**flow/constraint.sdc**
```tcl
create_clock -name core_clock -period 9.32 [get_ports {clk}]
set_input_delay 1.8640 -clock core_clock [delete_from_list [all_inputs] [get_ports {clk}]]
set_output_delay 1.8640 -clock core_clock [all_outputs]
set_load 0.01 [all_outputs]
```
**flow/config.mk**
```make
export PLATFORM = sky130hd
export DESIGN_NAME = vedic_multiplier_32x32_pipelined
export DESIGN_NICKNAME = vedic_multiplier_32x32_pipelined
export VERILOG_FILES = /design/flow/design.v
export SDC_FILE = /design/flow/constraint.sdc
export NUM_CORES = 4
export LEC_CHECK = 0
export CAP_MARGIN = 15
export CORE_MARGIN = 2
export CORE_UTILIZATION = 71
export CTS_CLUSTER_DIAMETER = 29
export CTS_CLUSTER_SIZE = 41
export HOLD_SLACK_MARGIN = -0.09
export MAX_ROUTING_LAYER = met4
export SETUP_SLACK_MARGIN = 2.62
export SLEW_MARGIN = 20
```
**flow/design.v**
```verilog
module half_adder(a, b, sum, carry);
	input a, b;
	output sum, carry;
	assign sum = a^b;
	assign carry = a&b;
endmodule
module add4b(a,b,sum);
	input [3:0] a,b;
	output [3:0] sum;
	wire [3:0] sum;
	assign sum = a + b;
endmodule
module add6b(a, b, sum);
	input [5:0] a,b;
	output [5:0] sum;
	wire [5:0] sum;
	assign sum = a + b;
endmodule
module add8b(a,b,sum);
	input [7:0] a,b;
	output [7:0] sum;
	wire [7:0] sum;
	assign sum = a + b;
endmodule
module add12b(a,b,sum);
	input [11:0] a,b;
	output [11:0] sum;
	wire [11:0] sum;
	assign sum = a + b;
endmodule
module add16b(a,b,sum);
	input [15:0] a,b;
	output [15:0] sum;
	wire [15:0] sum;
	assign sum = a + b;
endmodule
module add24b(a,b,sum);
	input [23:0] a,b;
	output [23:0] sum;
	wire [23:0] sum;
	assign sum = a + b;
endmodule
module add32b(a,b,sum);
	input [31:0] a,b;
	output [31:0] sum;
	wire [31:0] sum;
	assign sum = a + b;
endmodule
module add48b (
    input [47:0] a,
    input [47:0] b,
    output [47:0] sum
);
    assign sum = a + b;
endmodule
module vedic_multiplier_2x2(a, b, result_2x2);
	input[1:0] a, b;
	output[3:0] result_2x2;
	wire[3:0] temp;
	assign result_2x2[0] = a[0] & b[0];
	assign temp[0] = a[0] & b[1];
	assign temp[1] = a[1] & b[0];
	assign temp[2] = a[1] & b[1];
	half_adder h1(temp[0], temp[1], result_2x2[1], temp[3]);
	half_adder h2(temp[2], temp[3], result_2x2[2], result_2x2[3]);
endmodule
module vedic_multiplier_4x4(a, b, result_4x4);
	input[3:0] a, b;
	output[7:0] result_4x4;
	wire[3:0] q0, q1, q2, q3, w0, w1;
	wire[5:0] w2, w3, w4, w5, w6;
	vedic_multiplier_2x2 v2_0(a[1:0], b[1:0], q0[3:0]);
	vedic_multiplier_2x2 v2_1(a[1:0], b[3:2], q1[3:0]);
	vedic_multiplier_2x2 v2_2(a[3:2], b[1:0], q2[3:0]);
	vedic_multiplier_2x2 v2_3(a[3:2], b[3:2], q3[3:0]);
	assign w0[3:0] = {2'b0, q0[3:2]};
	add4b a4_0(w0[3:0], q1[3:0], w1[3:0]);
	assign w2 = {2'b0, q2[3:0]};
	assign w3 = {q3[3:0], 2'b0};
	add6b a6_0(w2, w3, w4);
	assign w5 = {2'b0, w1[3:0]};
	add6b a6_1(w4, w5, w6);
	assign result_4x4[7:2] = w6[5:0];
	assign result_4x4[1:0] = q0[1:0];
endmodule
module vedic_multiplier_8x8(a, b, result_8x8);
	input[7:0] a, b;
	output[15:0] result_8x8;
	wire[15:0] q0, q1, q2, q3;
	wire[7:0] w0, w1;
	wire[11:0] w2, w3, w4, w5, w6;
	vedic_multiplier_4x4 v4_0(a[3:0], b[3:0], q0[15:0]);
	vedic_multiplier_4x4 v4_1(a[3:0], b[7:4], q1[15:0]);
	vedic_multiplier_4x4 v4_2(a[7:4], b[3:0], q2[15:0]);
	vedic_multiplier_4x4 v4_3(a[7:4], b[7:4], q3[15:0]);
   assign w0[7:0] = {4'b0, q0[7:4]};
	add8b a8_0(w0, q1, w1);
	assign w2 = {4'b0, q2[7:0]};
	assign w3 = {q3[7:0], 4'b0};
	add12b a12_0(w2, w3, w4);
	assign w5 = {4'b0, w1[7:0]};
	add12b a12_1(w4, w5, w6);
	assign result_8x8[15:4] = w6[11:0];
	assign result_8x8[3:0] = q0[3:0];
endmodule
module vedic_multiplier_16x16(a, b, result_16x16);
	input[15:0] a, b;
	output[31:0] result_16x16;
	wire[15:0] q0, q1, q2, q3;
	wire[15:0] w0, w1;
	wire[23:0] w2, w3, w4, w5, w6;
	vedic_multiplier_8x8 v8_0(a[7:0], b[7:0], q0[15:0]);
	vedic_multiplier_8x8 v8_1(a[7:0], b[15:8], q1[15:0]);
	vedic_multiplier_8x8 v8_2(a[15:8], b[7:0], q2[15:0]);
	vedic_multiplier_8x8 v8_3(a[15:8], b[15:8], q3[15:0]);
   assign w0[15:0] = {8'b0, q0[15:8]};
	add16b a16_0(w0, q1, w1);
	assign w2 = {8'b0, q2[15:0]};
	assign w3 = {q3[15:0], 8'b0};
	add24b a24_0(w2, w3, w4);
	assign w5 = {8'b0, w1[15:0]};
	add24b a24_1(w4, w5, w6);
	assign result_16x16[31:8] = w6[23:0];
	assign result_16x16[7:0] = q0[7:0];
endmodule
module vedic_multiplier_32x32_pipelined(
    input clk,
    input [31:0] a, b,
    output reg [63:0] result_32x32
);
    wire [31:0] q0, q1, q2, q3;
    reg [31:0] q0_reg, q1_reg, q2_reg, q3_reg;
    reg [31:0] w1_reg;
    reg [47:0] w2, w3, w4_reg, w5_reg, w6_reg;
    reg [15:0] lo_d1, lo_d2, lo_d3;
    vedic_multiplier_16x16 v16_0(.a(a[15:0]), .b(b[15:0]), .result_16x16(q0));
    vedic_multiplier_16x16 v16_1(.a(a[15:0]), .b(b[31:16]), .result_16x16(q1));
    vedic_multiplier_16x16 v16_2(.a(a[31:16]), .b(b[15:0]), .result_16x16(q2));
    vedic_multiplier_16x16 v16_3(.a(a[31:16]), .b(b[31:16]), .result_16x16(q3));
    always @(posedge clk) begin
        q0_reg <= q0;
        q1_reg <= q1;
        q2_reg <= q2;
        q3_reg <= q3;
    end
    always @(posedge clk) begin
        w1_reg <= {16'b0, q0_reg[31:16]} + q1_reg;
    end
    always @(posedge clk) begin
        w2 <= {16'b0, q2_reg};
        w3 <= {q3_reg, 16'b0};
        w4_reg <= w2 + w3;
    end
    always @(posedge clk) begin
        w5_reg <= {16'b0, w1_reg};
        w6_reg <= w4_reg + w5_reg;
    end
    always @(posedge clk) begin
        lo_d1 <= q0_reg[15:0];
        lo_d2 <= lo_d1;
        lo_d3 <= lo_d2;
    end
	 always @(posedge clk) begin
	     result_32x32[63:16] <= w6_reg;
        result_32x32[15:0] <= lo_d3;
	 end 
endmodule
```
**flow/run.sh**
```bash
#!/bin/bash
# the make line also repeats each setting of config.mk as NAME=value (left out here)
make -C /OpenROAD-flow-scripts/flow DESIGN_CONFIG=/design/flow/config.mk WORK_HOME=/design/flow/orfs CLKGATE_MAP_FILE= finish
```
==> reports/qor.yml, run 1 <==
synthesis:
  yosys-top-cells-area: "ha_1 (30%), dfxtp_1 (15%), fa_1 (13%), and2_1 (9.8%), xnor2_1 (7.9%)"
  ys_sh_xor_pct: 10.7
  yosysTopAreaCellShare_pct: 29.6
  ys_types: 75
  yosysChipArea_mm2: 0.0622
  yosys_warnings: 6
  syn_inst: 6801
  syn-cell-area_mm2: 0.0622
  synthArstFlopShare_pct: 0
  flop_cell: "dfxtp_1"
  simple_gate_area_share_pct: 15.4
  most_common_cell: "ha_1"
  syn_avg_cell_area_um2: 9.15
  top_area_cell: "ha_1"
  ys_seq_share_pct: 14.9
  ys_sh_aoi_pct: 10.6
  mux_area_share_pct: 0.0644
  ys.flops: 464
  ys_cells: 6801
  syn_nets: 8733
  synth-adder-area-share_pct: 42.3
  top_logic_kind: "adder cells"
  top_cells_by_count: "ha_1 (1472), and2_1 (971), inv_1 (787)"
  edf_count: 0
worst_setup_path:
  required_ps: 9870
  critPathTopFamily: "adder cells"
  worstReg2RegStart: "q0_reg[16]$_DFF_P_"
  crit_fanout: 18
  r2r_setup_slack_ps: 5610
  cp-startpoint: "a[4]"
  critical-path-slowest-cell: "xnor2_1"
  cp-endpoint: "q0_reg[31]$_DFF_P_"
  critPathArrivalTime_ps: 11770
  cp_num_buf_inv: 5
  reg2reg_depth: 11
  crit_cells: 37
  cpMostUsedCell: "ha_1"
  crit_path_end_kind: "register"
  cpPeakStageDelay_ps: 1020
  crit_type: "in -> reg"
  cp-start-kind: "input port"
  r2r-end: "w1_reg[20]$_DFF_P_"
sta:
  post-route-min-period_ps: 11230
  clock_skew_ps: 68.7
  fin_ws_ps: -1910
  max_slew_margin_pct: 11.4
  tns_ps: -71820
  finalCritPeriodShare_pct: 120
  tightest_slew_ps: 1320
  drv_slew: 0
  grt_setup_unrepaired: "yes"
  setup_viol: 68
  final-hold-violation-count: 0
  fmax_ghz: 0.0891
cts:
  cts_hold_buffers: 0
  cts.clk_slew.worst_paths_ps: 60
  numCtsBuffers: 82
  htreeDepth: 3
  clkLatencyLatePin_ps: 700
  clock_path_buffers: 3
  cts_root_buffer: "clkbuf_16"
  cts_tree: "built"
  cts.sinks: 464
floorplanning:
  rows: 108
  io_pins: 129
  core_area_mm2: 0.0868
  die_w_um: 300
  die_h_um: 300
  fp_util_pct: 71.7
  die_area_mm2: 0.0900
global_route:
  grt_max_degree: 33
  antenna_found_initial: 24
  grt_pass1_vias: 56000
  grt_overflow: 0
  grt_usage_pct: 41.4
  grt_pass1_wl_mm: 287
drt:
  route.vias.total: 57100
  avgViaCountPerCell: 6.39
  dr.pass1.iters: 9
  wl_per_cell_um: 24.7
  drtIter0Drc: 5254
  final_antenna_net_count: 0
  drc: 0
  wl_mm: 221
hold_path:
  whs_endpoint: "lo_d3[13]$_DFF_P_"
  hold_path_depth: 0
  min_from: "lo_d2[13]$_DFF_P_"
  hp-class: "reg -> reg"
layout:
  area_growth_pct: 26.5
  fin_nets: 9613
  design_area_mm2: 0.0787
  ff_latch_area_mm2: 0.00929
  logic_area_mm2: 0.0535
  nFillCells: 3593
flow_run:
  drv_cap: 0
  warnings: 33
placed_design:
  numPortBuffers: 128
  gp_congestion: 0.938
  post-place-ws_ps: -1790
  dp_hpwl_mm: 130
  place_area_mm2: 0.0715
run_status:
  status: "finished with violations"
  failed_checks: "setup timing"
==> repair_timing <==
action / CTS / global route
cloned: 0 / 1
pin swaps: 254 / 273
setup endpoints to repair: 96 / 96
setup buffers: 60 / 56
gates resized: 324 / 333
==> layout make-up <==
| class | count | share of cell area [%] |
|---|---|---|
| clock buffer | 89 | 2.68 |
| sequential | 464 | 11.8 |
| tap | 1155 | 1.84 |
| clock inverter | 65 | 1.01 |
| multi-input combinational | 5349 | 68.0 |
| timing repair buffer | 997 | 10.8 |
| antenna | 17 | 0.0541 |
| inverter | 787 | 3.77 |
==> metal layers <==
metal | vias to the layer above | global-route usage [%] | share of wire, %
met4 | 0 | 21.3 | 9.5
met1 | 27000 | 47.6 | 35
met3 | 1761 | 6.03 | 11
li1 | 24400 | - | -
met5 | - | - | 0
met2 | 3892 | 70.0 | 45
==> stage by stage <==
stage	utilization [%]	std cells	hold slack [ps]
after global routing	90.7	8921	299
after floorplan	-	6801	310
after global placement	82.4	8635	310
final	90.7	8923	307
after CTS	88.0	8849	300
after detailed placement	82.4	8635	312
==> inputs of run 2 (changes only) <==
- CTS_CLUSTER_DIAMETER: 29 -> 27
- HOLD_SLACK_MARGIN: -0.09 -> -0.04
- SETUP_SLACK_MARGIN: 2.62 -> not set
==> reports/qor.yml, run 2 <==
run_status:
  status: "finished with violations"  # unchanged
  failed_checks: "setup timing"  # unchanged
sta:
  tns_ps: -58310  # was -71820 ps
  finalCritPeriodShare_pct: 117  # was 120%
  post-route-min-period_ps: 10910  # was 11230 ps
  tightest_slew_ps: 1220  # was 1320 ps
  max_slew_margin_pct: 18.1  # was 11.4%
  setup_viol: 64  # was 68
  fmax_ghz: 0.0917  # was 0.0891 GHz
  drv_slew: 0  # unchanged
  fin_ws_ps: -1590  # was -1910 ps
  grt_setup_unrepaired: "yes"  # unchanged
  whs_ps: 281  # was 307 ps
  final-hold-violation-count: 0  # unchanged
  clock_skew_ps: 118  # was 68.7 ps
worst_setup_path:
  reg2reg_depth: 9  # was 11
  worstReg2RegStart: "w5_reg[4]$_DFF_P_"  # was q0_reg[16]$_DFF_P_
  critPathTopFamily: "adder cells"  # unchanged
  cp_num_buf_inv: 15  # was 5
  r2r-end: "w6_reg[45]$_DFF_P_"  # was w1_reg[20]$_DFF_P_
  crit_type: "in -> reg"  # unchanged
  critPathArrivalTime_ps: 11460  # was 11770 ps
  r2r_setup_slack_ps: 5550  # was 5610 ps
  crit_path_end_kind: "register"  # unchanged
  cp-endpoint: "q3_reg[16]$_DFF_P_"  # was q0_reg[31]$_DFF_P_
  critical-path-slowest-cell: "fa_1"  # was xnor2_1
  crit_cells: 48  # was 37
  crit_fanout: 3  # was 18
  required_ps: 9880  # was 9870 ps
  cp-start-kind: "input port"  # unchanged
  cp-startpoint: "a[16]"  # was a[4]
  cpPeakStageDelay_ps: 550  # was 1020 ps
drt:
  avgViaCountPerCell: 6.34  # was 6.39
  drtIter0Drc: 5247  # was 5254
  wl_mm: 218  # was 221 mm
  drc: 0  # unchanged
  final_antenna_net_count: 0  # unchanged
  dr.pass1.iters: 12  # was 9
  route.vias.total: 56600  # was 57100
  wl_per_cell_um: 24.4  # was 24.7 µm
global_route:
  grt_overflow: 0  # unchanged
  grt_pass1_vias: 57300  # was 56000
  grt_usage_pct: 43.2  # was 41.4%
  grt_pass1_wl_mm: 298  # was 287 mm
  antenna_found_initial: 25  # was 24
  grt_max_degree: 33  # unchanged
cts:
  numCtsBuffers: 88  # was 82
  clock_path_buffers: 3  # unchanged
  cts_root_buffer: "clkbuf_16"  # unchanged
  clkLatencyLatePin_ps: 750  # was 700 ps
  htreeDepth: 3  # unchanged
  cts.sinks: 464  # unchanged
  cts_hold_buffers: 0  # unchanged
  cts.clk_slew.worst_paths_ps: 50  # was 60 ps
  cts_tree: "built"  # unchanged
synthesis:
  simple_gate_area_share_pct: 15.4  # unchanged
  top_area_cell: "ha_1"  # unchanged
  yosys_warnings: 6  # unchanged
  edf_count: 0  # unchanged
  ys_seq_share_pct: 14.9  # unchanged
  most_common_cell: "ha_1"  # unchanged
  syn_nets: 8733  # unchanged
  syn-cell-area_mm2: 0.0622  # unchanged
  top_logic_kind: "adder cells"  # unchanged
  synthArstFlopShare_pct: 0  # unchanged
  yosysTopAreaCellShare_pct: 29.6  # unchanged
  ys.flops: 464  # unchanged
  synth-adder-area-share_pct: 42.3  # unchanged
  top_cells_by_count: "ha_1 (1472), and2_1 (971), inv_1 (787)"  # unchanged
  yosys-top-cells-area: "ha_1 (30%), dfxtp_1 (15%), fa_1 (13%), and2_1 (9.8%), xnor2_1 (7.9%)"  # unchanged
  yosysChipArea_mm2: 0.0622  # unchanged
  ys_sh_aoi_pct: 10.6  # unchanged
  syn_avg_cell_area_um2: 9.15  # unchanged
  mux_area_share_pct: 0.0644  # unchanged
  ys_types: 75  # unchanged
  flop_cell: "dfxtp_1"  # unchanged
  ys_sh_xor_pct: 10.7  # unchanged
  ys_cells: 6801  # unchanged
  syn_inst: 6801  # unchanged
floorplanning:
  die_h_um: 300  # unchanged
  die_w_um: 300  # unchanged
  die_area_mm2: 0.0900  # unchanged
  io_pins: 129  # unchanged
  fp_util_pct: 71.7  # unchanged
  core_area_mm2: 0.0868  # unchanged
  rows: 108  # unchanged
hold_path:
  min_from: "q2_reg[3]$_DFF_P_"  # was lo_d2[13]$_DFF_P_
  hp-class: "reg -> reg"  # unchanged
  whs_endpoint: "w2[3]$_DFF_P_"  # was lo_d3[13]$_DFF_P_
  hold_path_depth: 0  # unchanged
placed_design:
  dp_hpwl_mm: 131  # was 130 mm
  post-place-ws_ps: -1800  # was -1790 ps
  gp_congestion: 0.969  # was 0.938
  numPortBuffers: 128  # unchanged
layout:
  area_growth_pct: 25.5  # was 26.5%
  fin_nets: 9608  # was 9613
flow_run:
  warnings: 31  # was 33
  drv_cap: 0  # unchanged
## run 2: metal layers
layer	wire length, µm	global-route usage [%]	vias to the layer above
met3	23800	9.45	1674
met5	0	-	-
met4	19400	24.0	0
li1	-	-	24400
met2	97900	71.5	3802
met1	76900	48.5	26700
## run 2: layout make-up
cell class	instances	area, µm²
multi-input combinational	5349	52700
timing repair buffer	986	8270
clock buffer	92	2220
fill	3832	8700
antenna	26	65.1
clock inverter	73	1090
inverter	787	2960
sequential	464	9290
tap	1155	1450
## run 2: metrics by stage
step,utilization [%],area (µm²),instances
6_report,90.0,78100,8932
3_3_place_gp,81.5,70700,8609
4_1_cts,87.4,75800,8845
5_1_grt,90.0,78000,8924
2_1_floorplan,-,63200,6801
3_5_place_dp,81.5,70700,8609
## run 2: repair_timing
action | in CTS | in global routing
hold endpoints to repair | 0 | 0
pin swaps | 252 | 300
buffers inserted | 78 | 75
endpoints found under the setup margin | 69 | 69
gates cloned | 0 | 0
resized | 314 | 335
==> inputs of run 3 (changes only) <==
- CAP_MARGIN: 15 -> 30
- CELL_PAD_IN_SITES_GLOBAL_PLACEMENT: not set -> 1
- CORE_UTILIZATION: 71 -> 69
- CTS_CLUSTER_DIAMETER: 27 -> not set
- CTS_CLUSTER_SIZE: 41 -> not set
- GPL_ROUTABILITY_DRIVEN: not set -> 0
- GPL_TIMING_DRIVEN: not set -> 1
- HOLD_SLACK_MARGIN: -0.04 -> not set
- MAX_ROUTING_LAYER: met4 -> not set
- PLACE_DENSITY: not set -> 0.92
- SETUP_SLACK_MARGIN: not set -> 0.62
- SLEW_MARGIN: 20 -> 0
- TNS_END_PERCENT: not set -> 65
- clock period: 9.32 -> 8.47 ns (I/O delays scaled with it)
==> reports/qor.yml, run 3 <==
floorplanning:
  core_area_mm2: 0.0897  # was 0.0868 mm²
  fp_util_pct: 69.3  # was 71.7%
  io_pins: 129  # unchanged
  die_area_mm2: 0.0926  # was 0.0900 mm²
  rows: 110  # was 108
  die_h_um: 304  # was 300 µm
  die_w_um: 304  # was 300 µm
run_status:
  status: "finished with violations"  # unchanged
  failed_checks: "setup timing"  # unchanged
synthesis:
  ys.flops: 464  # unchanged
  ys_sh_aoi_pct: 10.6  # unchanged
  synth-adder-area-share_pct: 42.3  # unchanged
  ys_cells: 6801  # unchanged
  synthArstFlopShare_pct: 0  # unchanged
  ys_seq_share_pct: 14.9  # unchanged
  syn_inst: 6801  # unchanged
  syn_nets: 8733  # unchanged
  flop_cell: "dfxtp_1"  # unchanged
  ys_sh_xor_pct: 10.7  # unchanged
  yosysChipArea_mm2: 0.0622  # unchanged
  top_logic_kind: "adder cells"  # unchanged
  mux_area_share_pct: 0.0644  # unchanged
  syn_avg_cell_area_um2: 9.15  # unchanged
  syn-cell-area_mm2: 0.0622  # unchanged
  yosys-top-cells-area: "ha_1 (30%), dfxtp_1 (15%), fa_1 (13%), and2_1 (9.8%), xnor2_1 (7.9%)"  # unchanged
  edf_count: 0  # unchanged
  top_area_cell: "ha_1"  # unchanged
  most_common_cell: "ha_1"  # unchanged
  yosysTopAreaCellShare_pct: 29.6  # unchanged
  yosys_warnings: 6  # unchanged
  ys_types: 75  # unchanged
  simple_gate_area_share_pct: 15.4  # unchanged
  top_cells_by_count: "ha_1 (1472), and2_1 (971), inv_1 (787)"  # unchanged
cts:
  htreeDepth: 2  # was 3
  cts_hold_buffers: 0  # unchanged
  clock_path_buffers: 3  # unchanged
  clkLatencyLatePin_ps: 660  # was 750 ps
  cts.clk_slew.worst_paths_ps: 70  # was 50 ps
  cts_root_buffer: "clkbuf_16"  # unchanged
  cts_tree: "built"  # unchanged
  numCtsBuffers: 49  # was 88
  cts.sinks: 464  # unchanged
worst_setup_path:
  required_ps: 9000  # was 9880 ps
  critPathArrivalTime_ps: 10660  # was 11460 ps
  crit_path_end_kind: "register"  # unchanged
  cp_num_buf_inv: 6  # was 15
  crit_fanout: 5  # was 3
  cp-endpoint: "q1_reg[29]$_DFF_P_"  # was q3_reg[16]$_DFF_P_
  crit_type: "in -> reg"  # unchanged
  r2r_setup_slack_ps: 4810  # was 5550 ps
  crit_cells: 45  # was 48
  critPathTopFamily: "adder cells"  # unchanged
  cp-start-kind: "input port"  # unchanged
  cpMostUsedCell: "ha_4"
  r2r-end: "w1_reg[30]$_DFF_P_"  # was w6_reg[45]$_DFF_P_
  worstReg2RegStart: "q0_reg[16]$_DFF_P_"  # was w5_reg[4]$_DFF_P_
  cpPeakStageDelay_ps: 570  # was 550 ps
  reg2reg_depth: 11  # was 9
  critical-path-slowest-cell: "fa_2"  # was fa_1
  cp-startpoint: "b[16]"  # was a[16]
global_route:
  antenna_found_initial: 17  # was 25
  grt_usage_pct: 36.7  # was 43.2%
  grt_overflow: 0  # unchanged
  grt_max_degree: 33  # unchanged
  grt_pass1_wl_mm: 273  # was 298 mm
  grt_pass1_vias: 54000  # was 57300
sta:
  grt_setup_unrepaired: "yes"  # unchanged
  finalCritPeriodShare_pct: 120  # was 117%
  tightest_slew_ps: 830  # was 1220 ps
  fin_ws_ps: -1660  # was -1590 ps
  final-hold-violation-count: 0  # unchanged
  max_slew_margin_pct: 44.0  # was 18.1%
  post-route-min-period_ps: 10130
  setup_viol: 76  # was 64
  clock_skew_ps: 59.6  # was 118 ps
  fmax_ghz: 0.0988
  drv_slew: 0  # unchanged
layout:
  ff_latch_area_mm2: 0.00929  # unchanged
  area_growth_pct: 24.5  # was 25.5%
  fin_nets: 9681  # was 9608
  nFillCells: 4889  # was 3832
  logic_area_mm2: 0.0529  # was 0.0527 mm²
flow_run:
  drv_cap: 0  # unchanged
  warnings: 32  # was 31
placed_design:
  numPortBuffers: 128  # unchanged
  post-place-ws_ps: -2540  # was -1800 ps
  dp_hpwl_mm: 131  # about the same
hold_path:
  whs_endpoint: "w4_reg[3]$_DFF_P_"  # was w2[3]$_DFF_P_
  hp-class: "reg -> reg"  # unchanged
  hold_path_depth: 0  # unchanged
  min_from: "w2[3]$_DFF_P_"  # was q2_reg[3]$_DFF_P_
drt:
  wl_mm: 182  # was 218 mm
  drt-met1-wl_mm: 73.9  # was 76.9 mm
  met3WireLength_mm: 12.5  # was 23.8 mm
  wl_met2_mm: 86.6  # was 97.9 mm
  drc: 0  # unchanged
  top_layer_used: "met5"  # was met4
  route.vias.total: 52300  # was 56600
  wl_per_cell_um: 20.3  # was 24.4 µm
  avgViaCountPerCell: 5.84  # was 6.34
  drtIter0Drc: 3270  # was 5247
  dr.pass1.iters: 9  # was 12
  n_antenna_cell: 0  # was 26
  final_antenna_net_count: 0  # unchanged
## run 3: per-layer routing
metal,up-vias,track usage (%)
met3,583,4.39
met1,25400,46.3
met5,-,0
met4,2,14.1
met2,1879,64.2
li1,24400,-
## run 3: through the flow
stage / hold WS (ps) / setup TNS, ps / instance area [µm²] / utilization, % / instances
final: 314 / -85570 / 77500 / 86.3 / 8961
after global routing: 323 / -104450 / 77500 / 86.3 / 8961
after CTS: 316 / -60170 / 75700 / 84.4 / 8912
after detailed placement: 312 / -158740 / 71900 / 80.1 / 8757
after global placement: 310 / -141850 / 71900 / 80.1 / 8757
after floorplan: 310 / -58690 / 63300 / - / 6801
## run 3: repair_timing
action | CTS | global route
resized | 364 | 262
pin swaps | 236 | 249
setup buffers | 66 | 49
endpoints found under the setup margin | 89 | 88
cloned | 2 | 0
## run 3: layout make-up
class                   count  share of cell area (%)
clock buffers              64                    1.78
clock inverters            23                   0.380
inverters                 787                    3.82
multi-input cells        5349                    68.2
flip-flops and latches    464                    12.0
well taps                1176                    1.90
repair buffers           1098                    11.9
==> inputs of run 4 (changes only) <==
- CAP_MARGIN: 30 -> 15
- CELL_PAD_IN_SITES_GLOBAL_PLACEMENT: 1 -> not set
- CORE_UTILIZATION: 69 -> 71
- CTS_CLUSTER_DIAMETER: not set -> 28
- GPL_ROUTABILITY_DRIVEN: 0 -> not set
- GPL_TIMING_DRIVEN: 1 -> not set
- MAX_ROUTING_LAYER: not set -> met4
- PLACE_DENSITY: 0.92 -> not set
- SETUP_SLACK_MARGIN: 0.62 -> 2.86
- SLEW_MARGIN: 0 -> 20
- TNS_END_PERCENT: 65 -> not set
- clock period: 8.47 -> 9.63 ns (I/O delays scaled with it)
==> reports/qor.yml, run 4 <==
run_status:
  status: "finished with violations"  # unchanged
  failed_checks: "setup timing"  # unchanged
synthesis:
  syn_avg_cell_area_um2: 9.15  # unchanged
  yosys-top-cells-area: "ha_1 (30%), dfxtp_1 (15%), fa_1 (13%), and2_1 (9.8%), xnor2_1 (7.9%)"  # unchanged
  top_cells_by_count: "ha_1 (1472), and2_1 (971), inv_1 (787)"  # unchanged
  edf_count: 0  # unchanged
  ys.flops: 464  # unchanged
  mux_area_share_pct: 0.0644  # unchanged
  yosys_warnings: 6  # unchanged
  flop_cell: "dfxtp_1"  # unchanged
  syn_inst: 6801  # unchanged
  synth-adder-area-share_pct: 42.3  # unchanged
  synthArstFlopShare_pct: 0  # unchanged
  top_area_cell: "ha_1"  # unchanged
  syn_nets: 8733  # unchanged
  yosysTopAreaCellShare_pct: 29.6  # unchanged
  syn-cell-area_mm2: 0.0622  # unchanged
  yosysChipArea_mm2: 0.0622  # unchanged
  ys_sh_aoi_pct: 10.6  # unchanged
  ys_sh_xor_pct: 10.7  # unchanged
  most_common_cell: "ha_1"  # unchanged
  ys_cells: 6801  # unchanged
  simple_gate_area_share_pct: 15.4  # unchanged
  ys_types: 75  # unchanged
  top_logic_kind: "adder cells"  # unchanged
  ys_seq_share_pct: 14.9  # unchanged
sta:
  fin_ws_ps: -2380  # was -1660 ps
  drv_slew: 0  # unchanged
  final-hold-violation-count: 0  # unchanged
  whs_ps: 284  # was 314 ps
  clock_skew_ps: 74.6  # was 59.6 ps
  tightest_slew_ps: 1410  # was 830 ps
  finalCritPeriodShare_pct: 125  # was 120%
  post-route-min-period_ps: 12010
  grt_setup_unrepaired: "yes"  # unchanged
  fmax_ghz: 0.0833
  max_slew_margin_pct: 5.79  # was 44.0%
  setup_viol: 62  # was 76
cts:
  cts.sinks: 464  # unchanged
  htreeDepth: 3  # was 2
  cts_hold_buffers: 0  # unchanged
  clock_path_buffers: 3  # unchanged
  cts_root_buffer: "clkbuf_16"  # unchanged
  clkLatencyLatePin_ps: 730  # was 660 ps
  cts.clk_slew.worst_paths_ps: 60  # was 70 ps
  numCtsBuffers: 88  # was 49
  cts_tree: "built"  # unchanged
drt:
  drtIter0Drc: 5914  # was 3270
  dr.pass1.iters: 12  # was 9
  drc: 0  # unchanged
  final_antenna_net_count: 0  # unchanged
  wl_per_cell_um: 25.2  # was 20.3 µm
  avgViaCountPerCell: 6.46  # was 5.84
  route.vias.total: 57500  # was 52300
  wl_mm: 225  # was 182 mm
floorplanning:
  io_pins: 129  # unchanged
  rows: 108  # was 110
  core_area_mm2: 0.0868  # was 0.0897 mm²
  die_area_mm2: 0.0900  # was 0.0926 mm²
  die_h_um: 300  # was 304 µm
  fp_util_pct: 71.7  # was 69.3%
  die_w_um: 300  # was 304 µm
layout:
  fin_cells: 8910  # was 8961
  area_growth_pct: 26.4  # was 24.5%
  final_core_utilization_pct: 90.6  # was 86.3%
  fin_nets: 9585  # was 9681
worst_setup_path:
  critPathArrivalTime_ps: 12570  # was 10660 ps
  cp-start-kind: "input port"  # unchanged
  cp-startpoint: "b[3]"  # was b[16]
  crit_path_end_kind: "register"  # unchanged
  critPathTopFamily: "adder cells"  # unchanged
  critical-path-slowest-cell: "fa_1"  # was fa_2
  crit_type: "in -> reg"  # unchanged
  cpMostUsedCell: "ha_4"  # unchanged
  reg2reg_depth: 9  # was 11
  crit_fanout: 4  # was 5
  cp-endpoint: "q0_reg[27]$_DFF_P_"  # was q1_reg[29]$_DFF_P_
  required_ps: 10190  # was 9000 ps
  cp_num_buf_inv: 10  # was 6
  cpPeakStageDelay_ps: 1070  # was 570 ps
  worstReg2RegStart: "w5_reg[2]$_DFF_P_"  # was q0_reg[16]$_DFF_P_
  crit_cells: 45  # unchanged
  r2r_setup_slack_ps: 5070  # was 4810 ps
  r2r-end: "w6_reg[41]$_DFF_P_"  # was w1_reg[30]$_DFF_P_
hold_path:
  hp-class: "reg -> reg"  # unchanged
  hold_path_depth: 0  # unchanged
  whs_endpoint: "w5_reg[9]$_DFF_P_"  # was w4_reg[3]$_DFF_P_
  min_from: "w1_reg[9]$_DFF_P_"  # was w2[3]$_DFF_P_
global_route:
  grt_pass1_wl_mm: 295  # was 273 mm
  grt_max_degree: 33  # unchanged
  grt_pass1_vias: 56800  # was 54000
  grt_overflow: 0  # unchanged
  antenna_found_initial: 34  # was 17
  grt_usage_pct: 42.3  # was 36.7%
placed_design:
  gp_congestion: 0.951
  dp_hpwl_mm: 130  # was 131 mm
  post-place-ws_ps: -1540  # was -2540 ps
  dp_cells: 8594  # was 8757
  numPortBuffers: 128  # unchanged
flow_run:
  warnings: 31  # was 32
  drv_cap: 0  # unchanged
[run 4: through the flow]
step                      instance area [µm²]  setup TNS, ps
after floorplan                         63700          -9400
after global placement                  71200         -63270
after detailed placement                71200         -74920
after CTS                               76400          -9130
after global routing                    78600         -69450
final                                   78600         -59700
[run 4: timing repair]
action,CTS,global route
gates cloned,0,1
endpoints found under the setup margin,96,96
pin swaps,233,280
gates resized,335,326
setup buffers,71,52
[run 4: per-layer routing]
metal	track usage (%)	up-vias	part of all wire, %
met2	71.4	4058	45
met5	-	-	0
met1	48.4	27400	35
met4	21.7	0	8.9
li1	-	24400	-
met3	7.30	1751	11
[run 4: final cells by class]
| type | instances | area [µm²] |
|---|---|---|
| multi-input combinational | 5349 | 53500 |
| sequential | 464 | 9290 |
| timing repair buffer | 963 | 8260 |
| fill | 3652 | 8120 |
| inverter | 787 | 2960 |
| clock buffer | 101 | 2300 |
| tap | 1155 | 1450 |
| clock inverter | 64 | 845 |
| antenna | 27 | 67.6 |
==> inputs of run 5 (changes only) <==
- CAP_MARGIN: 15 -> 20
- CORE_UTILIZATION: 71 -> 58
- CTS_CLUSTER_DIAMETER: 28 -> not set
- MAX_ROUTING_LAYER: met4 -> not set
- SETUP_SLACK_MARGIN: 2.86 -> 1.63
- clock period: 9.63 -> 7.94 ns (I/O delays scaled with it)
==> reports/qor.yml, run 5 <==
run_status:
  status: "finished with violations"  # unchanged
  failed_checks: "setup timing"  # unchanged
worst_setup_path:
  cpPeakStageDelay_ps: 550  # was 1070 ps
  worstReg2RegStart: "q0_reg[16]$_DFF_P_"  # was w5_reg[2]$_DFF_P_
  cp_num_buf_inv: 6  # was 10
  cp-startpoint: "b[17]"  # was b[3]
  crit_fanout: 6  # was 4
  critPathArrivalTime_ps: 10370  # was 12570 ps
  crit_type: "in -> reg"  # unchanged
  crit_path_end_kind: "register"  # unchanged
  critical-path-slowest-cell: "fa_2"  # was fa_1
  required_ps: 8490  # was 10190 ps
  cp-start-kind: "input port"  # unchanged
  cp-endpoint: "q1_reg[29]$_DFF_P_"  # was q0_reg[27]$_DFF_P_
  r2r_setup_slack_ps: 4330  # was 5070 ps
  r2r-end: "w1_reg[18]$_DFF_P_"  # was w6_reg[41]$_DFF_P_
  crit_cells: 45  # unchanged
  critPathTopFamily: "adder cells"  # unchanged
  cpMostUsedCell: "ha_4"  # unchanged
  reg2reg_depth: 11  # was 9
drt:
  drtIter0Drc: 2210  # was 5914
  wl_mm: 161  # was 225 mm
  drc: 0  # unchanged
  wl_per_cell_um: 17.4  # was 25.2 µm
  route.vias.total: 49000  # was 57500
  dr.pass1.iters: 5  # was 12
  avgViaCountPerCell: 5.31  # was 6.46
  final_antenna_net_count: 0  # unchanged
synthesis:
  syn_inst: 6801  # unchanged
  edf_count: 0  # unchanged
  yosysChipArea_mm2: 0.0622  # unchanged
  top_cells_by_count: "ha_1 (1472), and2_1 (971), inv_1 (787)"  # unchanged
  most_common_cell: "ha_1"  # unchanged
  ys_cells: 6801  # unchanged
  top_logic_kind: "adder cells"  # unchanged
  yosys_warnings: 6  # unchanged
  ys_types: 75  # unchanged
  mux_area_share_pct: 0.0644  # unchanged
  syn_nets: 8733  # unchanged
  yosysTopAreaCellShare_pct: 29.6  # unchanged
  ys_sh_aoi_pct: 10.6  # unchanged
  simple_gate_area_share_pct: 15.4  # unchanged
  yosys-top-cells-area: "ha_1 (30%), dfxtp_1 (15%), fa_1 (13%), and2_1 (9.8%), xnor2_1 (7.9%)"  # unchanged
  synthArstFlopShare_pct: 0  # unchanged
  syn_avg_cell_area_um2: 9.15  # unchanged
  ys.flops: 464  # unchanged
  top_area_cell: "ha_1"  # unchanged
  syn-cell-area_mm2: 0.0622  # unchanged
  ys_sh_xor_pct: 10.7  # unchanged
  synth-adder-area-share_pct: 42.3  # unchanged
  ys_seq_share_pct: 14.9  # unchanged
  flop_cell: "dfxtp_1"  # unchanged
sta:
  post-route-min-period_ps: 9820
  finalCritPeriodShare_pct: 124  # was 125%
  tns_ps: -101770  # was -59700 ps
  clock_skew_ps: 16.2  # was 74.6 ps
  fmax_ghz: 0.102
  fin_ws_ps: -1880  # was -2380 ps
  tightest_slew_ps: 969  # was 1410 ps
  final-hold-violation-count: 0  # unchanged
  drv_slew: 0  # unchanged
  setup_viol: 81  # was 62
  grt_setup_unrepaired: "yes"  # unchanged
  max_slew_margin_pct: 34.7  # was 5.79%
global_route:
  grt_overflow: 0  # unchanged
  grt_use_met2_pct: 49.7  # was 71.4%
  grt_max_degree: 30  # was 33
  antenna_found_initial: 14  # was 34
  grt_pass1_wl_mm: 258  # was 295 mm
  globalRouteMet3Util_pct: 2.10  # was 7.30%
  use_met1_pct: 40.2  # was 48.4%
  grt_pass1_vias: 50500  # was 56800
  grt_usage_pct: 29.1  # was 42.3%
  grt-busiest-layer: "met2"  # unchanged
layout:
  design_area_mm2: 0.0784  # was 0.0786 mm²
  fin_nets: 9716  # was 9585
  area_growth_pct: 26.0  # was 26.4%
  nFillCells: 8008  # was 3652
hold_path:
  whs_endpoint: "w3[20]$_DFF_P_"  # was w5_reg[9]$_DFF_P_
  hold_path_depth: 0  # unchanged
  min_from: "q3_reg[4]$_DFF_P_"  # was w1_reg[9]$_DFF_P_
  hp-class: "reg -> reg"  # unchanged
cts:
  cts.sinks: 464  # unchanged
  clkLatencyLatePin_ps: 620  # was 730 ps
  numCtsBuffers: 48  # was 88
  cts.clk_slew.worst_paths_ps: 60  # about the same
  cts_root_buffer: "clkbuf_16"  # unchanged
  cts_tree: "built"  # unchanged
  htreeDepth: 2  # was 3
  clock_path_buffers: 3  # unchanged
floorplanning:
  die_area_mm2: 0.110  # was 0.0900 mm²
  core_area_mm2: 0.107  # was 0.0868 mm²
  rows: 120  # was 108
  die_w_um: 332  # was 300 µm
  io_pins: 129  # unchanged
  die_h_um: 332  # was 300 µm
  fp_util_pct: 58.3  # was 71.7%
placed_design:
  numPortBuffers: 128  # unchanged
  gp_congestion: 0.904  # was 0.951
  dp_hpwl_mm: 132  # was 130 mm
  place_area_mm2: 0.0730  # was 0.0712 mm²
  post-place-ws_ps: -2880  # was -1540 ps
flow_run:
  drv_cap: 0  # unchanged
  warnings: 31  # unchanged
## run 5: per-stage QoR
step | utilization, % | hold slack (ps) | cells
floorplan | - | 310 | 6801
finish | 73.5 | 320 | 9232
global route | 73.4 | 318 | 9225
global placement | 68.4 | 310 | 9025
CTS | 71.6 | 320 | 9180
detailed placement | 68.4 | 312 | 9025
## run 5: what timing repair did
action,4_1_cts,5_1_grt
pin swaps,295,300
hold buffers,0,0
cloned,1,0
buffers inserted,66,45
setup endpoints to repair,97,96
gates resized,301,292
## run 5: layout make-up
type	instances	area, µm²	area share (%)
antenna	7	17.5	0.0223
clock buffer	65	1350	1.72
clock inverter	23	333	0.424
inverter	787	2960	3.78
multi-input combinational	5349	53100	67.7
sequential	464	9290	11.8
tap	1403	1760	2.24
timing repair buffer	1134	9580	12.2
## run 5: per-layer routing
layer	share of wire (%)	vias up
met1	47	23600
li1	-	24500
met5	0.0062	-
met3	3.7	164
met2	47	757
met4	2.2	2
==> inputs of run 6 (changes only) <==
- CAP_MARGIN: 20 -> 15
- CORE_UTILIZATION: 58 -> 72
- HOLD_SLACK_MARGIN: not set -> -0.09
- SETUP_SLACK_MARGIN: 1.63 -> -0.04
- clock period: 7.94 -> 9.57 ns (I/O delays scaled with it)
==> reports/qor.yml, run 6 <==
synthesis:
  yosys-top-cells-area: "ha_1 (30%), dfxtp_1 (15%), fa_1 (13%), and2_1 (9.8%), xnor2_1 (7.9%)"  # unchanged
  top_cells_by_count: "ha_1 (1472), and2_1 (971), inv_1 (787)"  # unchanged
  top_logic_kind: "adder cells"  # unchanged
  synthArstFlopShare_pct: 0  # unchanged
  edf_count: 0  # unchanged
  ys_seq_share_pct: 14.9  # unchanged
  ys_sh_aoi_pct: 10.6  # unchanged
  ys_sh_xor_pct: 10.7  # unchanged
  syn_inst: 6801  # unchanged
  syn_nets: 8733  # unchanged
  flop_cell: "dfxtp_1"  # unchanged
  syn-cell-area_mm2: 0.0622  # unchanged
  ys_cells: 6801  # unchanged
  top_area_cell: "ha_1"  # unchanged
  mux_area_share_pct: 0.0644  # unchanged
  yosysChipArea_mm2: 0.0622  # unchanged
  ys_types: 75  # unchanged
  syn_avg_cell_area_um2: 9.15  # unchanged
  ys.flops: 464  # unchanged
  yosysTopAreaCellShare_pct: 29.6  # unchanged
  yosys_warnings: 6  # unchanged
  most_common_cell: "ha_1"  # unchanged
  synth-adder-area-share_pct: 42.3  # unchanged
  simple_gate_area_share_pct: 15.4  # unchanged
worst_setup_path:
  cp-startpoint: "a[3]"  # was b[17]
  critPathTopFamily: "adder cells"  # unchanged
  crit_cells: 40  # was 45
  required_ps: 10140  # was 8490 ps
  reg2reg_depth: 11  # unchanged
  cp-endpoint: "q0_reg[31]$_DFF_P_"  # was q1_reg[29]$_DFF_P_
  crit_type: "in -> reg"  # unchanged
  worstReg2RegStart: "q1_reg[0]$_DFF_P_"  # was q0_reg[16]$_DFF_P_
  critPathArrivalTime_ps: 11150  # was 10370 ps
  r2r_setup_slack_ps: 5880  # was 4330 ps
  cpPeakStageDelay_ps: 580  # was 550 ps
  cpMostUsedCell: "ha_1"  # was ha_4
  r2r-end: "w1_reg[18]$_DFF_P_"  # unchanged
  cp-start-kind: "input port"  # unchanged
  cp_num_buf_inv: 6  # unchanged
  crit_fanout: 29  # was 6
  critical-path-slowest-cell: "fa_1"  # was fa_2
  crit_path_end_kind: "register"  # unchanged
hold_path:
  whs_endpoint: "w3[36]$_DFF_P_"  # was w3[20]$_DFF_P_
  hold_path_depth: 0  # unchanged
  hp-class: "reg -> reg"  # unchanged
  min_from: "q3_reg[20]$_DFF_P_"  # was q3_reg[4]$_DFF_P_
floorplanning:
  rows: 107  # was 120
  fp_util_pct: 72.8  # was 58.3%
  core_area_mm2: 0.0854  # was 0.107 mm²
  die_h_um: 298  # was 332 µm
  io_pins: 129  # unchanged
  die_area_mm2: 0.0888  # was 0.110 mm²
  die_w_um: 298  # was 332 µm
sta:
  clock_skew_ps: 33.2  # was 16.2 ps
  max_slew_margin_pct: 50.5  # was 34.7%
  final-hold-violation-count: 0  # unchanged
  whs_ps: 319  # was 320 ps
  fin_ws_ps: -1010  # was -1880 ps
  grt_setup_unrepaired: "yes"  # unchanged
  tns_ps: -31580  # was -101770 ps
  post-route-min-period_ps: 10580
  setup_viol: 59  # was 81
  tightest_slew_ps: 741  # was 969 ps
  drv_slew: 0  # unchanged
  fmax_ghz: 0.0945
  finalCritPeriodShare_pct: 111  # was 124%
cts:
  cts_tree: "built"  # unchanged
  cts.clk_slew.worst_paths_ps: 70  # was 60 ps
  cts.sinks: 464  # unchanged
  clock_path_buffers: 3  # unchanged
  numCtsBuffers: 48  # unchanged
  htreeDepth: 2  # unchanged
  cts_root_buffer: "clkbuf_16"  # unchanged
  cts_hold_buffers: 0  # unchanged
  clkLatencyLatePin_ps: 640  # was 620 ps
global_route:
  grt_max_degree: 32  # was 30
  grt_pass1_wl_mm: 272  # was 258 mm
  grt_overflow: 0  # unchanged
  grt_pass1_vias: 54100  # was 50500
  grt_usage_pct: 37.8  # was 29.1%
  antenna_found_initial: 12  # was 14
layout:
  design_area_mm2: 0.0755  # was 0.0784 mm²
  nFillCells: 4267  # was 8008
  logic_area_mm2: 0.0522  # was 0.0531 mm²
  area_growth_pct: 21.3  # was 26.0%
  ff_latch_area_mm2: 0.00929  # unchanged
  fin_nets: 9514  # was 9716
flow_run:
  warnings: 31  # unchanged
  drv_cap: 0  # unchanged
placed_design:
  gp_congestion: 0.920  # was 0.904
  dp_hpwl_mm: 130  # was 132 mm
  numPortBuffers: 128  # unchanged
  place_area_mm2: 0.0705  # was 0.0730 mm²
  post-place-ws_ps: -1650  # was -2880 ps
drt:
  wl_mm: 183  # was 161 mm
  drtIter0Drc: 3386  # was 2210
  avgViaCountPerCell: 5.97  # was 5.31
  final_antenna_net_count: 0  # unchanged
  dr.pass1.iters: 6  # was 5
  drc: 0  # unchanged
  route.vias.total: 52300  # was 49000
  wl_per_cell_um: 20.8  # was 17.4 µm
run_status:
  failed_checks: "setup timing"  # unchanged
  status: "finished with violations"  # unchanged
==> run 6: repair_timing <==
action | CTS | global route
endpoints found under the setup margin | 64 | 66
cloned | 3 | 0
buffers inserted | 71 | 60
pin swaps | 206 | 294
gates resized | 274 | 293
==> run 6: area by class of cell <==
type	instances	area share, %
diodes	2	0.00663
clock buffers	61	1.78
clock inverters	27	0.449
inverters	787	3.92
multi-input cells	5349	69.2
flip-flops and latches	464	12.3
well taps	1144	1.90
repair buffers	932	10.5
==> run 6: metrics by stage <==
| stage | util (%) | cells |
|---|---|---|
| final | 88.4 | 8766 |
| after global routing | 88.4 | 8764 |
| after CTS | 86.5 | 8724 |
| after detailed placement | 82.5 | 8574 |
| after global placement | 82.5 | 8574 |
| after floorplan | - | 6801 |
==> run 6: layer usage <==
layer  global-route usage [%]  part of all wire (%)
met5                        0                 0.028
met4                     15.3                   5.8
met3                     5.13                   7.6
met2                     66.3                    48
met1                     46.8                    39
==> inputs of run 7 (changes only) <==
- CAP_MARGIN: 15 -> 10
- CORE_UTILIZATION: 72 -> 71
- CTS_CLUSTER_DIAMETER: not set -> 28
- HOLD_SLACK_MARGIN: -0.09 -> not set
- SETUP_SLACK_MARGIN: -0.04 -> 2.65
==> reports/qor.yml, run 7 <==
synthesis:
  yosys-top-cells-area: "ha_1 (30%), dfxtp_1 (15%), fa_1 (13%), and2_1 (9.8%), xnor2_1 (7.9%)"  # unchanged
  flop_cell: "dfxtp_1"  # unchanged
  most_common_cell: "ha_1"  # unchanged
  yosys_warnings: 6  # unchanged
  ys_sh_aoi_pct: 10.6  # unchanged
  ys_cells: 6801  # unchanged
  ys_types: 75  # unchanged
  top_area_cell: "ha_1"  # unchanged
  edf_count: 0  # unchanged
  yosysTopAreaCellShare_pct: 29.6  # unchanged
  syn_inst: 6801  # unchanged
  syn_nets: 8733  # unchanged
  synthArstFlopShare_pct: 0  # unchanged
  mux_area_share_pct: 0.0644  # unchanged
  yosysChipArea_mm2: 0.0622  # unchanged
  syn-cell-area_mm2: 0.0622  # unchanged
  ys.flops: 464  # unchanged
  ys_sh_xor_pct: 10.7  # unchanged
  syn_avg_cell_area_um2: 9.15  # unchanged
  synth-adder-area-share_pct: 42.3  # unchanged
  top_logic_kind: "adder cells"  # unchanged
  simple_gate_area_share_pct: 15.4  # unchanged
  ys_seq_share_pct: 14.9  # unchanged
  top_cells_by_count: "ha_1 (1472), and2_1 (971), inv_1 (787)"  # unchanged
sta:
  whs_ps: 300  # was 319 ps
  fmax_ghz: 0.0927  # was 0.0945 GHz
  drv_slew: 0  # unchanged
  tightest_slew_ps: 1400  # was 741 ps
  grt_setup_unrepaired: "yes"  # unchanged
  setup_viol: 63  # was 59
  clock_skew_ps: 104  # was 33.2 ps
  post-route-min-period_ps: 10790  # was 10580 ps
  fin_ws_ps: -1220  # was -1010 ps
  tns_ps: -48820  # was -31580 ps
  finalCritPeriodShare_pct: 113  # was 111%
  final-hold-violation-count: 0  # unchanged
  max_slew_margin_pct: 5.67  # was 50.5%
drt:
  wl_mm: 224  # was 183 mm
  wl_per_cell_um: 25.1  # was 20.8 µm
  drtIter0Drc: 5631  # was 3386
  drc: 0  # unchanged
  final_antenna_net_count: 0  # unchanged
  route.vias.total: 57300  # was 52300
  avgViaCountPerCell: 6.42  # was 5.97
  dr.pass1.iters: 19  # was 6
layout:
  fin_cells: 8935  # was 8766
  fin_nets: 9615  # was 9514
  area_growth_pct: 26.7  # was 21.3%
placed_design:
  dp_cells: 8590  # was 8574
  dp_hpwl_mm: 129  # was 130 mm
  numPortBuffers: 128  # unchanged
  gp_congestion: 0.913  # was 0.920
worst_setup_path:
  cp-endpoint: "q3_reg[28]$_DFF_P_"  # was q0_reg[31]$_DFF_P_
  worstReg2RegStart: "w5_reg[2]$_DFF_P_"  # was q1_reg[0]$_DFF_P_
  reg2reg_depth: 9  # was 11
  critical-path-slowest-cell: "fa_1"  # unchanged
  required_ps: 10130  # was 10140 ps
  cpPeakStageDelay_ps: 570  # was 580 ps
  crit_type: "in -> reg"  # unchanged
  r2r_setup_slack_ps: 5560  # was 5880 ps
  crit_fanout: 6  # was 29
  r2r-end: "w6_reg[45]$_DFF_P_"  # was w1_reg[18]$_DFF_P_
  cp-start-kind: "input port"  # unchanged
  critPathArrivalTime_ps: 11350  # was 11150 ps
  critPathTopFamily: "adder cells"  # unchanged
  cp_num_buf_inv: 9  # was 6
  cp-startpoint: "b[18]"  # was a[3]
  cpMostUsedCell: "a21oi_2"  # was ha_1
  crit_cells: 46  # was 40
  crit_path_end_kind: "register"  # unchanged
flow_run:
  warnings: 32  # was 31
  drv_cap: 0  # unchanged
cts:
  htreeDepth: 3  # was 2
  cts.sinks: 464  # unchanged
  clkLatencyLatePin_ps: 740  # was 640 ps
  clock_path_buffers: 3  # unchanged
  cts.clk_slew.worst_paths_ps: 70  # about the same
  cts_tree: "built"  # unchanged
  cts_root_buffer: "clkbuf_16"  # unchanged
  cts_hold_buffers: 0  # unchanged
  numCtsBuffers: 93  # was 48
floorplanning:
  core_area_mm2: 0.0868  # was 0.0854 mm²
  fp_util_pct: 71.7  # was 72.8%
  rows: 108  # was 107
  die_w_um: 300  # was 298 µm
  io_pins: 129  # unchanged
  die_h_um: 300  # was 298 µm
  die_area_mm2: 0.0900  # was 0.0888 mm²
hold_path:
  hp-class: "reg -> reg"  # unchanged
  min_from: "q3_reg[5]$_DFF_P_"  # was q3_reg[20]$_DFF_P_
  hold_path_depth: 0  # unchanged
  whs_endpoint: "w3[21]$_DFF_P_"  # was w3[36]$_DFF_P_
run_status:
  failed_checks: "setup timing"  # unchanged
  status: "finished with violations"  # unchanged
global_route:
  antenna_found_initial: 23  # was 12
  grt_max_degree: 33  # was 32
  grt_pass1_wl_mm: 299  # was 272 mm
  grt_pass1_vias: 57200  # was 54100
  grt_usage_pct: 42.0  # was 37.8%
  grt_overflow: 0  # unchanged
run 7: layout make-up:
class | instances | area [µm²]
Fill cell | 3539 | 7960
Inverter | 787 | 2960
Tap cell | 1155 | 1450
Clock buffer | 102 | 2370
Clock inverter | 72 | 880
Sequential cell | 464 | 9290
Multi-Input combinational cell | 5349 | 53400
Antenna cell | 18 | 45.0
Timing Repair Buffer | 988 | 8450
run 7: metrics by stage:
step / utilization [%] / cell area [µm²] / setup WS [ps]
final: 90.8 / 78800 / -1220
after CTS: 88.3 / 76600 / -402
after floorplan: - / 63700 / -553
after detailed placement: 82.0 / 71100 / -1650
after global placement: 82.0 / 71100 / -1470
after global routing: 90.8 / 78800 / -1490
run 7: metal layers:
layer	vias up	share of wire (%)	global-route usage [%]
li1	24400	-	-
met1	27200	35	49.1
met2	3979	45	71.8
met3	1740	11	7.78
met4	12	9.2	24.7
met5	-	0.085	0
run 7: timing repair:
action / CTS / global route
buffers inserted: 82 / 71
gates resized: 374 / 299
pin swaps: 287 / 282
endpoints found under the setup margin: 96 / 95
==> inputs of run 8 (changes only) <==
- ABC_AREA: not set -> 0
- CELL_PAD_IN_SITES_DETAIL_PLACEMENT: not set -> 1
- CORE_ASPECT_RATIO: not set -> 0.79
- CORE_MARGIN: 2 -> 8
- CORE_UTILIZATION: 71 -> 65
- CTS_CLUSTER_DIAMETER: 28 -> not set
- GPL_ROUTABILITY_DRIVEN: not set -> 0
- GPL_TIMING_DRIVEN: not set -> 0
- HOLD_SLACK_MARGIN: not set -> -0.08
- MAX_ROUTING_LAYER: not set -> met4
- MIN_ROUTING_LAYER: not set -> met2
- SETUP_SLACK_MARGIN: 2.65 -> not set
- TNS_END_PERCENT: not set -> 45
- clock period: 9.57 -> 8.14 ns (I/O delays scaled with it)
==> reports/qor.yml, run 8 <==
synthesis:
  top_cells_by_count: "ha_1 (1472), and2_1 (971), inv_1 (787)"  # unchanged
  top_logic_kind: "adder cells"  # unchanged
  flop_cell: "dfxtp_1"  # unchanged
  edf_count: 0  # unchanged
  yosys-top-cells-area: "ha_1 (30%), dfxtp_1 (15%), fa_1 (13%), and2_1 (9.8%), xnor2_1 (7.9%)"  # unchanged
  syn_inst: 6801  # unchanged
  most_common_cell: "ha_1"  # unchanged
  ys_cells: 6801  # unchanged
  simple_gate_area_share_pct: 15.4  # unchanged
  yosysChipArea_mm2: 0.0622  # unchanged
  syn_nets: 8733  # unchanged
  syn-cell-area_mm2: 0.0622  # unchanged
  ys_seq_share_pct: 14.9  # unchanged
  top_area_cell: "ha_1"  # unchanged
  ys_sh_aoi_pct: 10.6  # unchanged
  ys.flops: 464  # unchanged
  synthArstFlopShare_pct: 0  # unchanged
  ys_types: 75  # unchanged
  yosys_warnings: 6  # unchanged
  syn_avg_cell_area_um2: 9.15  # unchanged
  synth-adder-area-share_pct: 42.3  # unchanged
  ys_sh_xor_pct: 10.7  # unchanged
  mux_area_share_pct: 0.0644  # unchanged
  yosysTopAreaCellShare_pct: 29.6  # unchanged
placed_design:
  place_area_mm2: 0.0660  # was 0.0711 mm²
  post-place-ws_ps: -4310  # was -1650 ps
  dp_cells: 8216  # was 8590
  dp_hpwl_mm: 191  # was 129 mm
  numPortBuffers: 128  # unchanged
floorplanning:
  fp_util_pct: 65.1  # was 71.7%
  io_pins: 129  # unchanged
  die_w_um: 364  # was 300 µm
  rows: 101  # was 108
  die_h_um: 291  # was 300 µm
  core_area_mm2: 0.0955  # was 0.0868 mm²
  die_area_mm2: 0.106  # was 0.0900 mm²
run_status:
  status: "did not finish"  # was finished with violations
  lastStage: "clock tree synthesis"
  error: "[ERROR DPL-0033] detailed placement checks failed during check placement."
==> inputs of run 9 (changes only) <==
- ABC_AREA: 0 -> not set
- CAP_MARGIN: 10 -> 15
- CELL_PAD_IN_SITES_DETAIL_PLACEMENT: 1 -> not set
- CORE_ASPECT_RATIO: 0.79 -> not set
- CORE_MARGIN: 8 -> 2
- CORE_UTILIZATION: 65 -> 70
- CTS_CLUSTER_SIZE: not set -> 37
- GPL_ROUTABILITY_DRIVEN: 0 -> not set
- GPL_TIMING_DRIVEN: 0 -> not set
- HOLD_SLACK_MARGIN: -0.08 -> not set
- MIN_ROUTING_LAYER: met2 -> not set
- TNS_END_PERCENT: 45 -> not set
- clock period: 8.14 -> 7.63 ns (I/O delays scaled with it)
==> reports/qor.yml, run 9 <==
placed_design:
  numPortBuffers: 128  # unchanged
  dp_hpwl_mm: 133  # was 191 mm
  dp_cells: 8773  # was 8216
  gp_congestion: 0.944
global_route:
  grt_max_degree: 30
  grt_pass1_vias: 54600
  antenna_found_initial: 21
  grt_usage_pct: 39.8
  grt_overflow: 0
  grt_pass1_wl_mm: 280
sta:
  finalCritPeriodShare_pct: 134
  fin_ws_ps: -2570
  max_slew_margin_pct: 26.7
  grt_setup_unrepaired: "yes"
  setup_viol: 84
  tightest_slew_ps: 1090
  fmax_ghz: 0.0981
  clock_skew_ps: 31.5
  final-hold-violation-count: 0
  post-route-min-period_ps: 10200
  drv_slew: 0
worst_setup_path:
  critPathTopFamily: "adder cells"
  cp-endpoint: "q0_reg[27]$_DFF_P_"
  critical-path-slowest-cell: "clkdlybuf4s50_1"
  worstReg2RegStart: "w5_reg[3]$_DFF_P_"
  cp-startpoint: "a[3]"
  cpPeakStageDelay_ps: 550
  crit_fanout: 16
  crit_cells: 40
  required_ps: 8170
  critPathArrivalTime_ps: 10740
  crit_path_end_kind: "register"
  cp_num_buf_inv: 8
  r2r_setup_slack_ps: 3410
  cp-start-kind: "input port"
  cpMostUsedCell: "ha_1"
  reg2reg_depth: 9
  crit_type: "in -> reg"
  r2r-end: "w6_reg[43]$_DFF_P_"
flow_run:
  drv_cap: 0
  warnings: 32
synthesis:
  flop_cell: "dfxtp_1"  # unchanged
  top_area_cell: "ha_1"  # unchanged
  syn_nets: 8733  # unchanged
  yosysTopAreaCellShare_pct: 29.6  # unchanged
  ys_seq_share_pct: 14.9  # unchanged
  syn_inst: 6801  # unchanged
  top_logic_kind: "adder cells"  # unchanged
  ys_types: 75  # unchanged
  ys_sh_aoi_pct: 10.6  # unchanged
  synth-adder-area-share_pct: 42.3  # unchanged
  synthArstFlopShare_pct: 0  # unchanged
  simple_gate_area_share_pct: 15.4  # unchanged
  yosys-top-cells-area: "ha_1 (30%), dfxtp_1 (15%), fa_1 (13%), and2_1 (9.8%), xnor2_1 (7.9%)"  # unchanged
  most_common_cell: "ha_1"  # unchanged
  syn_avg_cell_area_um2: 9.15  # unchanged
  mux_area_share_pct: 0.0644  # unchanged
  yosysChipArea_mm2: 0.0622  # unchanged
  edf_count: 0  # unchanged
  ys.flops: 464  # unchanged
  top_cells_by_count: "ha_1 (1472), and2_1 (971), inv_1 (787)"  # unchanged
  ys_sh_xor_pct: 10.7  # unchanged
  syn-cell-area_mm2: 0.0622  # unchanged
  ys_cells: 6801  # unchanged
  yosys_warnings: 6  # unchanged
floorplanning:
  die_area_mm2: 0.0913  # was 0.106 mm²
  core_area_mm2: 0.0882  # was 0.0955 mm²
  die_h_um: 302  # was 291 µm
  die_w_um: 302  # was 364 µm
  io_pins: 129  # unchanged
  fp_util_pct: 70.5  # was 65.1%
  rows: 109  # was 101
drt:
  wl_mm: 201
  final_antenna_net_count: 0
  drtIter0Drc: 4229
  avgViaCountPerCell: 6.08
  route.vias.total: 54600
  wl_per_cell_um: 22.3
  drc: 0
  dr.pass1.iters: 6
hold_path:
  whs_endpoint: "w3[16]$_DFF_P_"
  hp-class: "reg -> reg"
  min_from: "q3_reg[0]$_DFF_P_"
  hold_path_depth: 0
layout:
  final_core_utilization_pct: 89.2
  area_growth_pct: 26.5
  fin_cells: 8982
  fin_nets: 9701
cts:
  clock_path_buffers: 3
  cts.sinks: 464
  htreeDepth: 2
  cts_root_buffer: "clkbuf_16"
  cts_tree: "built"
  numCtsBuffers: 48
  cts_hold_buffers: 0
  clkLatencyLatePin_ps: 660
  cts.clk_slew.worst_paths_ps: 60
run_status:
  status: "finished with violations"  # was did not finish
  failed_checks: "setup timing"
## run 9: repair_timing
action                                  CTS  global route
endpoints found under the setup margin   89            88
gates cloned                              1             0
gates resized                           379           376
buffers inserted                         86            77
pin swaps                               342           369
## run 9: cell type report
| type | count | area, µm² |
|---|---|---|
| antenna | 12 | 30.0 |
| clock buffer | 59 | 1310 |
| clock inverter | 27 | 378 |
| fill | 4082 | 9520 |
| inverter | 787 | 2960 |
| multi-input combinational | 5349 | 53800 |
| sequential | 464 | 9290 |
| tap | 1165 | 1460 |
| timing repair buffer | 1119 | 9500 |
## run 9: through the flow
stage | hold slack [ps] | instance area [µm²] | setup TNS [ps] | setup WS (ps)
3_3_place_gp | 310 | 72400 | -196960 | -2950
2_1_floorplan | 310 | 63600 | -106280 | -2110
5_1_grt | 317 | 78700 | -167500 | -2910
4_1_cts | 314 | 76500 | -117650 | -2160
6_report | 313 | 78700 | -142120 | -2570
3_5_place_dp | 312 | 72400 | -212530 | -3150
## run 9: metal layers
metal  up-vias  track usage, %  wire [µm]  share of wire [%]
met4         0            16.8      14400                7.2
met2      2727            66.8      93100                 46
met3      1139            5.01      17500                8.7
met5         -               -          0                  0
met1     26300            48.1      75800                 38
li1      24500               -          -                  -
